## wip/nickel
==> flow/design.v (excerpt) <==
module float_adder(
    input   clk,
    input   rst,
    input   [31:0]  x,
    input   [31:0]  y,
    output  reg [31:0]  z,
    output  reg [1:0]   overflow  
);
For scale: ~1900 cells after synthesis, ~210 flip-flops, roughly 100 I/O pins, roughly 17000 sq um of cells after synthesis.
clock: 0.958 ns
lec_check: 0
cap_margin: 20
core_margin: 2
core_utilization: 68
cts_cluster_diameter: 190
cts_cluster_size: 93
place_density: 0.39
slew_margin: 20
tns_end_percent: 30
run.sh (not shown) runs the stock make flow with config.mk's settings and CLKGATE_MAP_FILE=.
clock tree synthesis: wip/nickel exited with error
### wip/nickel -> wip/quartz
- CTS_CLUSTER_SIZE: 93 -> unset
- PLACE_DENSITY: 0.39 -> unset
- CORE_UTILIZATION: 68 -> 70
- TNS_END_PERCENT: 30 -> unset
- CTS_CLUSTER_DIAMETER: 190 -> 42
- the clock period (ns, I/O delays scaled along): 0.958 -> 3.43
[summary]
[wip/quartz] flow finished | final checks: failed | reasons: capacitance limit, slew limit, setup timing
The y dimension of the die in wip/quartz was lower than what wip/nickel gave.
[compare] base=wip/nickel new=wip/quartz: cell count after synthesis flat, final HPWL from detailed placement now sits lower.
What wip/delta does differently from wip/quartz at the input level:
- CORE_UTILIZATION now 40, was 70
- CORE_ASPECT_RATIO now 1.6, previously not set
- GPL_TIMING_DRIVEN now 0, previously not set
- CTS_CLUSTER_DIAMETER no longer set, was 42
- the clock period (ns, I/O delays scaled along) now 5.0, was 3.43
==> comparison <==
- wip/delta against wip/quartz: all-layer global routing usage lost 17 points, total power lost 41%, power of the combinational group lost about 45%, fraction of synthesis flops using an asynchronous set or reset pin neither gained nor lost much.
- wip/delta finished all stages; the layout is clean.
> inputs changed (wip/delta -> wip/fjord)
- SETUP_SLACK_MARGIN: unset -> -0.37
- CORE_UTILIZATION: 40 -> 72
- GPL_TIMING_DRIVEN: 0 -> unset
- CORE_ASPECT_RATIO: 1.6 -> unset
- the clock period (ns, I/O delays scaled along): 5.0 -> 3.83
==> results <==
wip/fjord: all stages done; final checks FAILED (setup timing).
On final design area excluding fillers, wip/delta tracks wip/fjord almost exactly.
Est. power | wip/fjord vs wip/delta | wip/fjord higher
Re worst setup slack: wip/fjord is 0.29 ns down on wip/delta.
wip/fjord vs. wip/delta: worst slack at placement increased by 0.21 ns relative to the old numbers, total negative slack for setup checks down 0.22 ns, count of clock-buffer cells in the layout picked up an extra 27%, worst reg-to-reg path cell count went down 2, buffer-and-inverter tally for the worst setup path went down by 2.
Diff wip/delta..wip/fjord | post-route worst hold slack | negligible
Achievable clock frequency, wip/fjord and wip/delta: smaller value in wip/delta

========
== job 101 ==
Starting RTL as in the previous note.
clock: 2.46 ns
lec_check: 0
cap_margin: 20
cell_pad_in_sites_global_placement: 0
core_margin: 2
core_utilization: 72
cts_cluster_size: 22
gpl_timing_driven: 1
max_routing_layer: met5
min_routing_layer: met1
place_density: 0.71
setup_slack_margin: 0.34
slew_margin: 20
tns_end_percent: 25
Job 101 | ERROR | clock tree synthesis
## Diff of input files: job 102 against job 101
--- a/flow/config.mk
+++ b/flow/config.mk
@@ -10,4 +10,4 @@
 export CORE_MARGIN = 2
-export CORE_UTILIZATION = 72
-export CTS_CLUSTER_SIZE = 22
+export CORE_UTILIZATION = 70
+export CTS_CLUSTER_SIZE = 74
 export GPL_TIMING_DRIVEN = 1
@@ -15,4 +15,4 @@
 export MIN_ROUTING_LAYER = met1
-export PLACE_DENSITY = 0.71
-export SETUP_SLACK_MARGIN = 0.34
+export PLACE_DENSITY_LB_ADDON = 0.25
+export SETUP_SLACK_MARGIN = -0.03
 export SLEW_MARGIN = 20
==> flow/constraint.sdc <==
create_clock -name core_clock -period 3.74 [get_ports {clk}]
set_input_delay 0.7480 -clock core_clock [delete_from_list [all_inputs] [get_ports {clk}]]
set_output_delay 0.7480 -clock core_clock [all_outputs]
set_load 0.01 [all_outputs]
==> results <==
The post-placement setup slack of job 102 was superior to that of job 101.
Job 101 and job 102: no clean run
The flow completed for job 102, but it is not clean: the layout still shows negative setup slack.
Run status, job 101: aborted in clock tree synthesis, error DPL-0038
Going from job 101 to job 102, the die area was enlarged.
Job 102 -> job 101: total nets after synthesis delta 0, exact match
Edits applied to the flow inputs when going from job 102 to job 103:
--- a/flow/config.mk
+++ b/flow/config.mk
@@ -7,3 +7,3 @@
 export LEC_CHECK = 0
-export CAP_MARGIN = 20
+export CAP_MARGIN = 0
 export CELL_PAD_IN_SITES_GLOBAL_PLACEMENT = 0
@@ -11,3 +11,3 @@
 export CORE_UTILIZATION = 70
-export CTS_CLUSTER_SIZE = 74
+export CTS_CLUSTER_SIZE = 22
 export GPL_TIMING_DRIVEN = 1
@@ -15,4 +15,3 @@
 export MIN_ROUTING_LAYER = met1
-export PLACE_DENSITY_LB_ADDON = 0.25
-export SETUP_SLACK_MARGIN = -0.03
+export SETUP_SLACK_MARGIN = 0.34
 export SLEW_MARGIN = 20
==> flow/constraint.sdc <==
create_clock -name core_clock -period 2.46 [get_ports {clk}]
set_input_delay 0.4920 -clock core_clock [delete_from_list [all_inputs] [get_ports {clk}]]
set_output_delay 0.4920 -clock core_clock [all_outputs]
set_load 0.01 [all_outputs]
==> comparison <==
Job 103: it failed with a tool error in clock tree synthesis, so there are no final results. The final HPWL from detailed placement reported for job 103 is greater than that of job 102 by about 30%. On worst setup slack after placement: between job 102 and job 103, it ends up higher for job 102. [compare] base=job 102 new=job 103: cell count listed in synth_stat.txt comparable, number of nets produced by synthesis roughly the same, die span in x ~0 delta, final estimated routing congestion in global placement higher. Re fraction of synthesis flops using an asynchronous set or reset pin: no difference whatsoever between job 103 and job 102. The number of synthesized register bits on job 102 is in line with that on job 103.
## Diff of input files: job 104 against job 103
==> flow/config.mk <==
export PLATFORM = sky130hd
export DESIGN_NAME = float_adder
export DESIGN_NICKNAME = float_adder
export VERILOG_FILES = /design/flow/design.v
export SDC_FILE = /design/flow/constraint.sdc
export NUM_CORES = 4
export LEC_CHECK = 0
export CAP_MARGIN = 20
export CORE_MARGIN = 2
export CORE_UTILIZATION = 40
export SETUP_SLACK_MARGIN = 0.25
export SLEW_MARGIN = 20
==> flow/constraint.sdc <==
create_clock -name core_clock -period 4.22 [get_ports {clk}]
set_input_delay 0.8440 -clock core_clock [delete_from_list [all_inputs] [get_ports {clk}]]
set_output_delay 0.8440 -clock core_clock [all_outputs]
set_load 0.01 [all_outputs]
Notes after the runs:
Job 104 | status: complete | timing, DRC, antenna: pass. From job 103 to job 104 the numbers moved as follows: standard-cell row count saw an increase; horizontal extent of the die saw an increase; number of instances in the placed design saw a decrease; standard cell core area saw an increase; worst setup slack after placement saw an increase. Job 104 against job 103: half-perimeter wire length after placement lower, vertical extent of the die higher. Re sequential area share after synthesis: no difference whatsoever between job 103 and job 104.
--- input diff job 104..job 105 ---
--- a/flow/config.mk
+++ b/flow/config.mk
@@ -7,6 +7,10 @@
 export LEC_CHECK = 0
+export ABC_AREA = 1
 export CAP_MARGIN = 20
 export CORE_MARGIN = 2
-export CORE_UTILIZATION = 40
-export SETUP_SLACK_MARGIN = 0.25
+export CORE_UTILIZATION = 72
+export CTS_CLUSTER_DIAMETER = 379
+export CTS_CLUSTER_SIZE = 93
+export PLACE_DENSITY = 0.39
 export SLEW_MARGIN = 20
+export TNS_END_PERCENT = 30
==> flow/constraint.sdc <==
create_clock -name core_clock -period 0.958 [get_ports {clk}]
set_input_delay 0.1916 -clock core_clock [delete_from_list [all_inputs] [get_ports {clk}]]
set_output_delay 0.1916 -clock core_clock [all_outputs]
set_load 0.01 [all_outputs]
==> results <==
- Job 105 failed in clock tree synthesis with DPL-0038.
- For the portion of the post-synthesis area used by sequential elements, job 105 came in 1.5 points higher than job 104 did.
- Final weighted congestion of routability-driven global placement grows by more than 10% when moving from job 104 to job 105.
- Diff job 104..job 105 | async set-reset flop share out of synthesis | unchanged
- Relative to job 104, the synthesized cell count of job 105 is higher by 13%.

========
Starting RTL as in the previous note.
==> flow/config.mk <==
export PLATFORM = sky130hd
export DESIGN_NAME = float_adder
export DESIGN_NICKNAME = float_adder
export VERILOG_FILES = /design/flow/design.v
export SDC_FILE = /design/flow/constraint.sdc
export NUM_CORES = 4
export LEC_CHECK = 0
export CAP_MARGIN = 20
export CELL_PAD_IN_SITES_GLOBAL_PLACEMENT = 0
export CORE_MARGIN = 2
export CORE_UTILIZATION = 70
export CTS_CLUSTER_SIZE = 32
export GPL_TIMING_DRIVEN = 1
export MAX_ROUTING_LAYER = met5
export MIN_ROUTING_LAYER = met1
export PLACE_DENSITY_LB_ADDON = 0.25
export SETUP_SLACK_MARGIN = 1.03
export SLEW_MARGIN = 20
export TNS_END_PERCENT = 25
==> flow/constraint.sdc <==
create_clock -name core_clock -period 3.74 [get_ports {clk}]
set_input_delay 0.7480 -clock core_clock [delete_from_list [all_inputs] [get_ports {clk}]]
set_output_delay 0.7480 -clock core_clock [all_outputs]
set_load 0.01 [all_outputs]
The starting point aborted during global routing (5_1_grt).
Then changed:
==> flow/config.mk (replaced) <==
export PLATFORM = sky130hd
export DESIGN_NAME = float_adder
export DESIGN_NICKNAME = float_adder
export VERILOG_FILES = /design/flow/design.v
export SDC_FILE = /design/flow/constraint.sdc
export NUM_CORES = 4
export LEC_CHECK = 0
export CAP_MARGIN = 20
export CORE_MARGIN = 2
export CORE_UTILIZATION = 70
export CTS_CLUSTER_DIAMETER = 42
export CTS_CLUSTER_SIZE = 34
export HOLD_SLACK_MARGIN = -0.09
export PLACE_DENSITY = 0.64
export SLEW_MARGIN = 20
==> flow/constraint.sdc (replaced) <==
create_clock -name core_clock -period 3.43 [get_ports {clk}]
set_input_delay 0.6860 -clock core_clock [delete_from_list [all_inputs] [get_ports {clk}]]
set_output_delay 0.6860 -clock core_clock [all_outputs]
set_load 0.01 [all_outputs]
After rerunning: With this change the flow reached the layout checks and failed them: negative setup slack. Die size is unchanged. Synthesized cell count stays the same. Area after synthesis stays the same.
Then changed:
==> flow/config.mk (replaced) <==
export PLATFORM = sky130hd
export DESIGN_NAME = float_adder
export DESIGN_NICKNAME = float_adder
export VERILOG_FILES = /design/flow/design.v
export SDC_FILE = /design/flow/constraint.sdc
export NUM_CORES = 4
export LEC_CHECK = 0
export ABC_AREA = 1
export CAP_MARGIN = 20
export CORE_MARGIN = 2
export CORE_UTILIZATION = 68
export CTS_CLUSTER_SIZE = 17
export SLEW_MARGIN = 20
==> flow/constraint.sdc (replaced) <==
create_clock -name core_clock -period 3.2 [get_ports {clk}]
set_input_delay 0.6400 -clock core_clock [delete_from_list [all_inputs] [get_ports {clk}]]
set_output_delay 0.6400 -clock core_clock [all_outputs]
set_load 0.01 [all_outputs]
Outcome: This time the run stopped in global routing (5_1_grt); die area decreases slightly; area after synthesis decreases by a few percent; synthesized cell count increases by roughly a tenth.
Then changed:
--- a/flow/config.mk
+++ b/flow/config.mk
@@ -6,8 +6,6 @@
 export NUM_CORES = 4
 export LEC_CHECK = 0
-export ABC_AREA = 1
 export CAP_MARGIN = 20
 export CORE_MARGIN = 2
-export CORE_UTILIZATION = 68
-export CTS_CLUSTER_SIZE = 17
+export CORE_UTILIZATION = 40
 export SLEW_MARGIN = 20
==> flow/constraint.sdc (replaced) <==
create_clock -name core_clock -period 5.0 [get_ports {clk}]
set_input_delay 1.0000 -clock core_clock [delete_from_list [all_inputs] [get_ports {clk}]]
set_output_delay 1.0000 -clock core_clock [all_outputs]
set_load 0.01 [all_outputs]
The new run finished clean.
Synthesized area increases by a few percent.
Die area came out higher by well over a third.
Synthesized cell count went down by roughly a tenth.
Then changed:
--- a/flow/config.mk
+++ b/flow/config.mk
@@ -8,4 +8,8 @@
 export CAP_MARGIN = 20
 export CORE_MARGIN = 2
-export CORE_UTILIZATION = 40
+export CORE_UTILIZATION = 72
+export CTS_CLUSTER_DIAMETER = 190
+export CTS_CLUSTER_SIZE = 93
+export PLACE_DENSITY = 0.86
 export SLEW_MARGIN = 20
+export TNS_END_PERCENT = 30
==> flow/constraint.sdc (replaced) <==
create_clock -name core_clock -period 0.958 [get_ports {clk}]
set_input_delay 0.1916 -clock core_clock [delete_from_list [all_inputs] [get_ports {clk}]]
set_output_delay 0.1916 -clock core_clock [all_outputs]
set_load 0.01 [all_outputs]
What happened: The changed run died in detailed placement (3_5_place_dp). Die size is lower by 44%. Synthesized cell count stays the same. Area after synthesis stays the same.
Then changed:
--- a/flow/config.mk
+++ b/flow/config.mk
@@ -6,4 +6,5 @@
 export NUM_CORES = 4
 export LEC_CHECK = 0
+export ABC_AREA = 1
 export CAP_MARGIN = 20
 export CORE_MARGIN = 2
- The new run stopped in clock tree synthesis (4_1_cts) (DPL-0038)
- die size fell by 3.8%
- synthesized cell count rose by 13%
- area after synthesis fell by 3.9%

========
Setup of wip/harbor:
The RTL this note starts from:
==> flow/design.v <==
module float_adder(
    input   clk,
    input   rst,
    input   [31:0]  x,
    input   [31:0]  y,
    output  reg [31:0]  z,
    output  reg [1:0]   overflow  
);
    reg [24:0] m_x, m_y, m_z;
    reg [27:0] m_x_ext, m_y_ext, m_z_ext;
    reg [7:0] e_x, e_y, e_z;
    reg [2:0] s_x, s_y, s_z;
    reg [2:0] state_now;
    parameter S_start = 3'b000;
    parameter S_align = 3'b001;
    parameter S_add = 3'b010;
    parameter S_normal = 3'b011;
    parameter S_overflow = 3'b100;
    parameter S_zerocheck = 3'b101;
    parameter S_IDLE = 3'b110;
    wire [5:0] shift_bit;
    FHB32 fhb32_x(
        .x({4'b0, m_z_ext}),
        .high_bit(shift_bit)
    );
    always @(posedge clk or negedge rst) begin
        if (!rst) begin
            state_now <= S_start;
        end
        else begin
            case(state_now)
                S_start: begin
                    if ((x[30:23] == 8'd255 && x[22:0] != 0) || (y[30:23] == 8'd255 && y[22:0] != 0))
                        state_now <= S_overflow;
                    else if ((x[30:23] == 8'd255 && x[22:0] == 0) || (y[30:23] == 8'd255 && y[22:0] == 0))
                        state_now <= S_overflow;
                    else
                        state_now <= S_zerocheck;
                end
                S_zerocheck: begin
                    if ((m_x[22:0] == 0 && e_x == 8'b0) || (m_y[22:0] == 0 && e_y == 8'b0))
                        state_now <= S_overflow;
                    else
                        state_now <= S_align;
                end
                S_align: state_now <= S_add;
                S_add: begin
                    if (s_x != s_y && m_x_ext == m_y_ext)
                        state_now <= S_overflow;
                    else
                        state_now <= S_normal;
                end
                S_normal: state_now <= S_overflow;
                default: state_now <= S_IDLE;
            endcase
        end
    end
    always @(posedge clk) begin
        case(state_now)
            S_start: begin
                e_x <= x[30:23];
                e_y <= y[30:23];
                m_x <= {2'b01, x[22:0]};  
                m_y <= {2'b01, y[22:0]};
                s_x <= {2'b0, x[31]};
                s_y <= {2'b0, y[31]};
                if ((x[30:23] == 8'd255 && x[22:0] != 0) || (y[30:23] == 8'd255 && y[22:0] != 0)) begin
                    overflow <= 2'b11;
                    s_z <= 3'd1;
                    e_z <= 8'd255;
                    m_z <= 25'h7fffff;
                end
                else if ((x[30:23] == 8'd255 && x[22:0] == 0) || (y[30:23] == 8'd255 && y[22:0] == 0)) begin
                    overflow <= 2'b11;
                    s_z <= {2'b0, x[31]};
                    e_z <= 8'd255;
                    if ((x[30:23] == 8'd255 && x[22:0] == 0) && (y[30:23] == 8'd255 && y[22:0] == 0) && x[31] != y[31]) begin
                        m_z <= 25'h7fffff;
                    end else begin
                        m_z <= 25'b0;
                    end
                end
                else begin
                    overflow <= 2'b00;
                end
            end
            S_zerocheck: begin
                if (m_x[22:0] == 0 && e_x == 8'b0) begin
                    s_z <= s_y;
                    e_z <= e_y;
                    m_z <= m_y;
                end
                else if (m_y[22:0] == 0 && e_y == 8'b0) begin
                    s_z <= s_x;
                    e_z <= e_x;
                    m_z <= m_x;
                end
            end
            S_align: begin
                if (e_x == e_y) begin
                    e_z <= e_x;
                    m_x_ext <= {m_x[23:0], 3'b0};
                    m_y_ext <= {m_y[23:0], 3'b0};
                end else if (e_x < e_y) begin
                    e_z <= e_y;
                    m_x_ext <= {m_x >> (e_y - e_x), 3'b0};
                    m_y_ext <= {m_y[23:0], 3'b0};
                end else begin
                    e_z <= e_x;
                    m_x_ext <= {m_x[23:0], 3'b0};
                    m_y_ext <= {m_y >> (e_x - e_y), 3'b0};
                end
            end
            S_add: begin
                if (s_x == s_y) begin
                    m_z_ext <= m_x_ext + m_y_ext;
                    s_z <= s_x;
                end else begin
                    if (m_x_ext < m_y_ext) begin
                        m_z_ext <= m_y_ext - m_x_ext;
                        s_z <= s_y;
                    end else if (m_x_ext > m_y_ext) begin
                        m_z_ext <= m_x_ext - m_y_ext;
                        s_z <= s_x;
                    end else begin
                        m_z <= 25'd0;
                        e_z <= 8'd0;
                        s_z <= 3'd0;
                    end
                end
            end
            S_normal: begin
                if (m_z_ext[27] == 1'b1) begin
                    if (e_z == 8'd254) begin
                        s_z <= s_x;
                        e_z <= 8'd255;
                        m_z <= 0;
                        overflow <= 2'b01;
                    end else begin
                        m_z <= {1'b0, m_z_ext[26:4]};
                        e_z <= e_z + 8'b1;
                    end
                end else begin
                    if (m_z_ext[26] == 1'b0 && e_z >= 1) begin
                        m_z <= (m_z_ext << (6'd26 - shift_bit)) >> 3;
                        e_z <= e_z + shift_bit - 6'd26;
                    end
                    else begin
                        m_z <= m_z_ext[27:3];
                    end
                end
            end
            S_overflow: begin
                z <= {s_z[0], e_z[7:0], m_z[22:0]};
            end
            default: ;
        endcase
    end
endmodule
module FHB32(
    input [31:0] x,
    output reg [5:0] high_bit
);
    integer i;
    always @(*) begin
        high_bit = 0;
        for (i = 0; i < 32; i = i + 1)
            if (x[i] == 1'b1) high_bit = i[5:0];
    end
endmodule
==> flow/config.mk <==
export PLATFORM = sky130hd
export DESIGN_NAME = float_adder
export DESIGN_NICKNAME = float_adder
export VERILOG_FILES = /design/flow/design.v
export SDC_FILE = /design/flow/constraint.sdc
export NUM_CORES = 4
export LEC_CHECK = 0
export CAP_MARGIN = 35
export CELL_PAD_IN_SITES_DETAIL_PLACEMENT = 2
export CELL_PAD_IN_SITES_GLOBAL_PLACEMENT = 3
export CORE_ASPECT_RATIO = 0.56
export CORE_MARGIN = 2
export CORE_UTILIZATION = 33
export CTS_CLUSTER_DIAMETER = 119
export CTS_CLUSTER_SIZE = 79
export GPL_ROUTABILITY_DRIVEN = 0
export GPL_TIMING_DRIVEN = 0
export HOLD_SLACK_MARGIN = -0.05
export MIN_ROUTING_LAYER = met2
export PLACE_DENSITY_LB_ADDON = 0.24
export SLEW_MARGIN = 20
export TNS_END_PERCENT = 80
==> flow/constraint.sdc <==
create_clock -name core_clock -period 3.18 [get_ports {clk}]
set_input_delay 0.6360 -clock core_clock [delete_from_list [all_inputs] [get_ports {clk}]]
set_output_delay 0.6360 -clock core_clock [all_outputs]
set_load 0.01 [all_outputs]
wip/harbor did not finish; a tool error ended it in global routing.
The inputs of wip/xenon differ from those of wip/harbor as listed below.
# wip/harbor
export LEC_CHECK = 0
export CAP_MARGIN = 35
export CELL_PAD_IN_SITES_DETAIL_PLACEMENT = 2
export CELL_PAD_IN_SITES_GLOBAL_PLACEMENT = 3
export CORE_ASPECT_RATIO = 0.56
export CORE_MARGIN = 2
export CORE_UTILIZATION = 33
export CTS_CLUSTER_DIAMETER = 119
export CTS_CLUSTER_SIZE = 79
export GPL_ROUTABILITY_DRIVEN = 0
export GPL_TIMING_DRIVEN = 0
export HOLD_SLACK_MARGIN = -0.05
export MIN_ROUTING_LAYER = met2
export PLACE_DENSITY_LB_ADDON = 0.24
export SLEW_MARGIN = 20
export TNS_END_PERCENT = 80
create_clock -name core_clock -period 3.18 [get_ports {clk}]
# wip/xenon
export LEC_CHECK = 0
export CAP_MARGIN = 20
export CELL_PAD_IN_SITES_DETAIL_PLACEMENT = 2
export CORE_ASPECT_RATIO = 0.52
export CORE_MARGIN = 2
export CORE_UTILIZATION = 40
export CTS_CLUSTER_SIZE = 79
export GPL_ROUTABILITY_DRIVEN = 0
export GPL_TIMING_DRIVEN = 0
export MAX_ROUTING_LAYER = met4
export SLEW_MARGIN = 20
create_clock -name core_clock -period 5.24 [get_ports {clk}]
Results
Layout checks on wip/xenon: not met. Flow itself completed; violations: setup timing.
Between wip/harbor and wip/xenon, the overall die area is lower for wip/xenon.
Changes observed in wip/xenon relative to wip/harbor: area fraction in and, or, nand and nor cells closely matched the old numbers; die width decreased by about 6% relative to the old numbers; instance area at placement decreased by 2.4% relative to the old numbers.
TritonCTS buffer count in wip/xenon vs wip/harbor: up 14
From wip/xenon to wip/harbor, synthesized area did not move at all.
Delta (wip/xenon minus wip/harbor): initial cell density of the core saw an increase, height of the die fell 12%.
Row count, wip/harbor and wip/xenon, lower one = wip/xenon.
What wip/amber does differently from wip/xenon at the input level:
# wip/xenon
export LEC_CHECK = 0
export CAP_MARGIN = 20
export CELL_PAD_IN_SITES_DETAIL_PLACEMENT = 2
export CORE_ASPECT_RATIO = 0.52
export CORE_MARGIN = 2
export CORE_UTILIZATION = 40
export CTS_CLUSTER_SIZE = 79
export GPL_ROUTABILITY_DRIVEN = 0
export GPL_TIMING_DRIVEN = 0
export MAX_ROUTING_LAYER = met4
export SLEW_MARGIN = 20
create_clock -name core_clock -period 5.24 [get_ports {clk}]
# wip/amber
export LEC_CHECK = 0
export ABC_AREA = 1
export CAP_MARGIN = 20
export CORE_MARGIN = 2
export CORE_UTILIZATION = 72
export CTS_CLUSTER_DIAMETER = 375
export CTS_CLUSTER_SIZE = 93
export PLACE_DENSITY = 0.43
export SLEW_MARGIN = 20
create_clock -name core_clock -period 3.38 [get_ports {clk}]
--- outcome ---
- wip/amber did not finish; a tool error ended it in global routing.
- wip/xenon ran in full, but the layout does not pass; the checks complain about setup timing.
- Between wip/xenon and wip/amber, number of setup buffers added after CTS is higher for wip/amber, wip/xenon comes in under that.
- Sort wip/xenon and wip/amber by number of standard cells reported by yosys desc -> top: wip/amber
- Comparing wip/xenon and wip/amber, the lower cell area after placement is on wip/amber.
- Cmp wip/xenon and wip/amber / synthesized cell count / lower: wip/xenon
Changes in wip/sierra relative to wip/amber:
# wip/amber
export LEC_CHECK = 0
export ABC_AREA = 1
export CAP_MARGIN = 20
export CORE_MARGIN = 2
export CORE_UTILIZATION = 72
export CTS_CLUSTER_DIAMETER = 375
export CTS_CLUSTER_SIZE = 93
export PLACE_DENSITY = 0.43
export SLEW_MARGIN = 20
create_clock -name core_clock -period 3.38 [get_ports {clk}]
# wip/sierra
export LEC_CHECK = 0
export CAP_MARGIN = 20
export CORE_MARGIN = 2
export CORE_UTILIZATION = 40
export SLEW_MARGIN = 20
create_clock -name core_clock -period 4.22 [get_ports {clk}]
Findings:
wip/sierra: flow completed, timing, DRC and antenna clean. Total standard cell area after synthesis delta for wip/sierra relative to wip/amber: 680 sq um higher. Re proportion of synthesized area in mux cells: wip/sierra is 7.8 points up on wip/amber. Compared to wip/amber, wip/sierra has cell row count 21 higher. Max die size across wip/amber and wip/sierra: wip/sierra. [compare] base=wip/amber new=wip/sierra: proportion of register bits with asynchronous set or reset after synthesis essentially unchanged; yosys-reported design area after synthesis went up 680 sq um; floorplan net count saw a decrease. Share of the yosys chip area belonging to registers, wip/amber and wip/sierra: higher on wip/amber. Going from wip/amber to wip/sierra, instance tally after logic synthesis shrank by more than 10%. Taking wip/amber over wip/sierra, the post-synthesis cell count from yosys ratio works out to 1.13. Relative to wip/amber, count of buffers added by post-CTS timing repair for setup has decreased by 71 in wip/sierra.
Power is estimated from default activity; no workload was simulated.
